==> inputs of run a <==
Design MOTOR_TOP, start of the top module:
module MOTOR_TOP#(   
    parameter C_AXI_ID_WIDTH       = 4,         
    parameter C_AXI_ADDR_WIDTH     = 16,        
    parameter C_AXI_DATA_WIDTH     = 64,        
    parameter C_AXI_NBURST_SUPPORT = 1'b0,      
    parameter C_AXI_BURST_TYPE     = 2'b00,     
    parameter WATCH_DOG_WIDTH      = 12,         
    parameter C_ADDR_SUMOFFSET     =   32'h0000_1000,
    parameter C_ADDR_MOTOR2ETH     =   32'h0000_0000,       
    parameter C_ADDR_ETH2MOTOR     =   32'hE000_0000    
)(    
    input                               sys_clk,
    input                               sys_rst,
   	output                            	saxi_wready,  
   	input [C_AXI_ID_WIDTH-1:0]        	saxi_wid,     
   	input [C_AXI_ADDR_WIDTH-1:0]      	saxi_waddr,   
   	input [7:0]                       	saxi_wlen,    
   	input [2:0]                       	saxi_wsize,   
   	input [1:0]                       	saxi_wburst,  
   	input [1:0]                       	saxi_wlock,   
   	input [3:0]                       	saxi_wcache,  
   	input [2:0]                       	saxi_wprot,   
   	input                             	saxi_wvalid,  
   	output                            	saxi_wd_wready,   
   	input [C_AXI_DATA_WIDTH-1:0]      	saxi_wd_wdata,     
   	input [C_AXI_DATA_WIDTH/8-1:0]    	saxi_wd_wstrb,     
  ...
export LEC_CHECK = 0
export CAP_MARGIN = 20
export CORE_MARGIN = 2
export CORE_UTILIZATION = 72
export CTS_CLUSTER_DIAMETER = 217
export CTS_CLUSTER_SIZE = 14
export PLACE_DENSITY_LB_ADDON = 0.25
export SETUP_SLACK_MARGIN = 0.69
export SLEW_MARGIN = 20
create_clock -name core_clock -period 4.82 [get_ports {sys_clk}]
run.sh (not shown) runs the stock make flow with config.mk's settings and CLKGATE_MAP_FILE=.
==> inputs of run b, as changes to run a <==
==> flow/config.mk (replaced) <==
export PLATFORM = sky130hd
export DESIGN_NAME = MOTOR_TOP
export DESIGN_NICKNAME = MOTOR_TOP
export VERILOG_FILES = /design/flow/design.v
export SDC_FILE = /design/flow/constraint.sdc
export NUM_CORES = 4
export LEC_CHECK = 0
export ABC_AREA = 1
export CAP_MARGIN = 20
export CORE_MARGIN = 2
export CORE_UTILIZATION = 66
export CTS_CLUSTER_SIZE = 99
export PLACE_DENSITY = 0.35
export SETUP_SLACK_MARGIN = 1.9
export SLEW_MARGIN = 20
export TNS_END_PERCENT = 10
==> flow/constraint.sdc (replaced) <==
create_clock -name core_clock -period 7.72 [get_ports {sys_clk}]
set_input_delay 1.5440 -clock core_clock [delete_from_list [all_inputs] [get_ports {sys_clk}]]
set_output_delay 1.5440 -clock core_clock [all_outputs]
set_load 0.01 [all_outputs]
==> inputs of run c, as changes to run a <==
==> flow/config.mk (replaced) <==
export PLATFORM = sky130hd
export DESIGN_NAME = MOTOR_TOP
export DESIGN_NICKNAME = MOTOR_TOP
export VERILOG_FILES = /design/flow/design.v
export SDC_FILE = /design/flow/constraint.sdc
export NUM_CORES = 4
export LEC_CHECK = 0
export CAP_MARGIN = 20
export CORE_MARGIN = 2
export CORE_UTILIZATION = 71
export PLACE_DENSITY_LB_ADDON = 0.24
export SETUP_SLACK_MARGIN = 0.72
export SLEW_MARGIN = 20
==> flow/constraint.sdc (replaced) <==
create_clock -name core_clock -period 5.04 [get_ports {sys_clk}]
set_input_delay 1.0080 -clock core_clock [delete_from_list [all_inputs] [get_ports {sys_clk}]]
set_output_delay 1.0080 -clock core_clock [all_outputs]
set_load 0.01 [all_outputs]
==> inputs of run d, as changes to run a <==
==> flow/config.mk (replaced) <==
export PLATFORM = sky130hd
export DESIGN_NAME = MOTOR_TOP
export DESIGN_NICKNAME = MOTOR_TOP
export VERILOG_FILES = /design/flow/design.v
export SDC_FILE = /design/flow/constraint.sdc
export NUM_CORES = 4
export LEC_CHECK = 0
export CAP_MARGIN = 20
export CORE_MARGIN = 2
export CORE_UTILIZATION = 54
export SLEW_MARGIN = 20
==> flow/constraint.sdc (replaced) <==
create_clock -name core_clock -period 9.95 [get_ports {sys_clk}]
set_input_delay 1.9900 -clock core_clock [delete_from_list [all_inputs] [get_ports {sys_clk}]]
set_output_delay 1.9900 -clock core_clock [all_outputs]
set_load 0.01 [all_outputs]
==> comparison <==
- Final area: run b > run c > run a > run d.
- Sequential power: run a > run c > run b > run d.
- Between run b and run a, the lower synthesized cell count is in run a (gap about 26%, measured against run a).
- Global-route usage: run d < run b < run c < run a.
- The lowest cell count belongs to run a, the highest to run b.
- Setup slack: run c is worse than run d (980 ps).
- Clock power: run d < run b < run a < run c.
- Register-to-register slack: run d > run b > run c > run a.
==> figures <==
| quantity | run c | run d | run a | run b |
|---|---|---|---|---|
| Share of total power in the clock network | 47.8% | 49.0% | 39.8% | 45.0% |
| Multiplexer share of the synthesized area | 1.344% | 1.344% | 1.344% | 0% |
| Worst slew slack as a fraction of its limit | 32.51% | 29.30% | 33.62% | 37.30% |
| Insertion delay at the late pin of the worst-skew pair | 570 ps | 580 ps | 600 ps | 570 ps |
| Xor+xnor area frac | 4.918% | 4.918% | 4.918% | 1.065% |
| Power per cell area | 273.3 nW/um2 | 144.2 nW/um2 | 250.4 nW/um2 | 196.1 nW/um2 |
| Result of the run | finished clean | finished clean | finished clean | finished clean |
| Proportion of power drawn by combinational gates | 4.2% | 4.0% | 4.9% | 11.8% |
| Worst r2r path cells | 8 | 6 | 15 | 9 |
| Setup repair after global routing missed its margin | true | false | true | true |
| Clock buffers | 50 | 56 | 41 | 47 |
| Fraction of met1 tracks used by global routing | 43.21% | 36.31% | 44.34% | 43.57% |
| Internal power consumption | 4.501 mW | 2.327 mW | 4.045 mW | 3.153 mW |
| Final standard cell area without fillers | 21,110 um2 | 20,680 um2 | 20,930 um2 | 21,890 um2 |
| Number of stages on the worst hold path | 1 | 1 | 1 | 2 |
| Via count of the first global-routing pass | 14.55k | 13.83k | 14.42k | 16.49k |
| Final clock skew | 54.29 ps | 55.15 ps | 39.34 ps | 48.66 ps |
Power figures rest on the tool's default switching activity, not on a simulated workload.
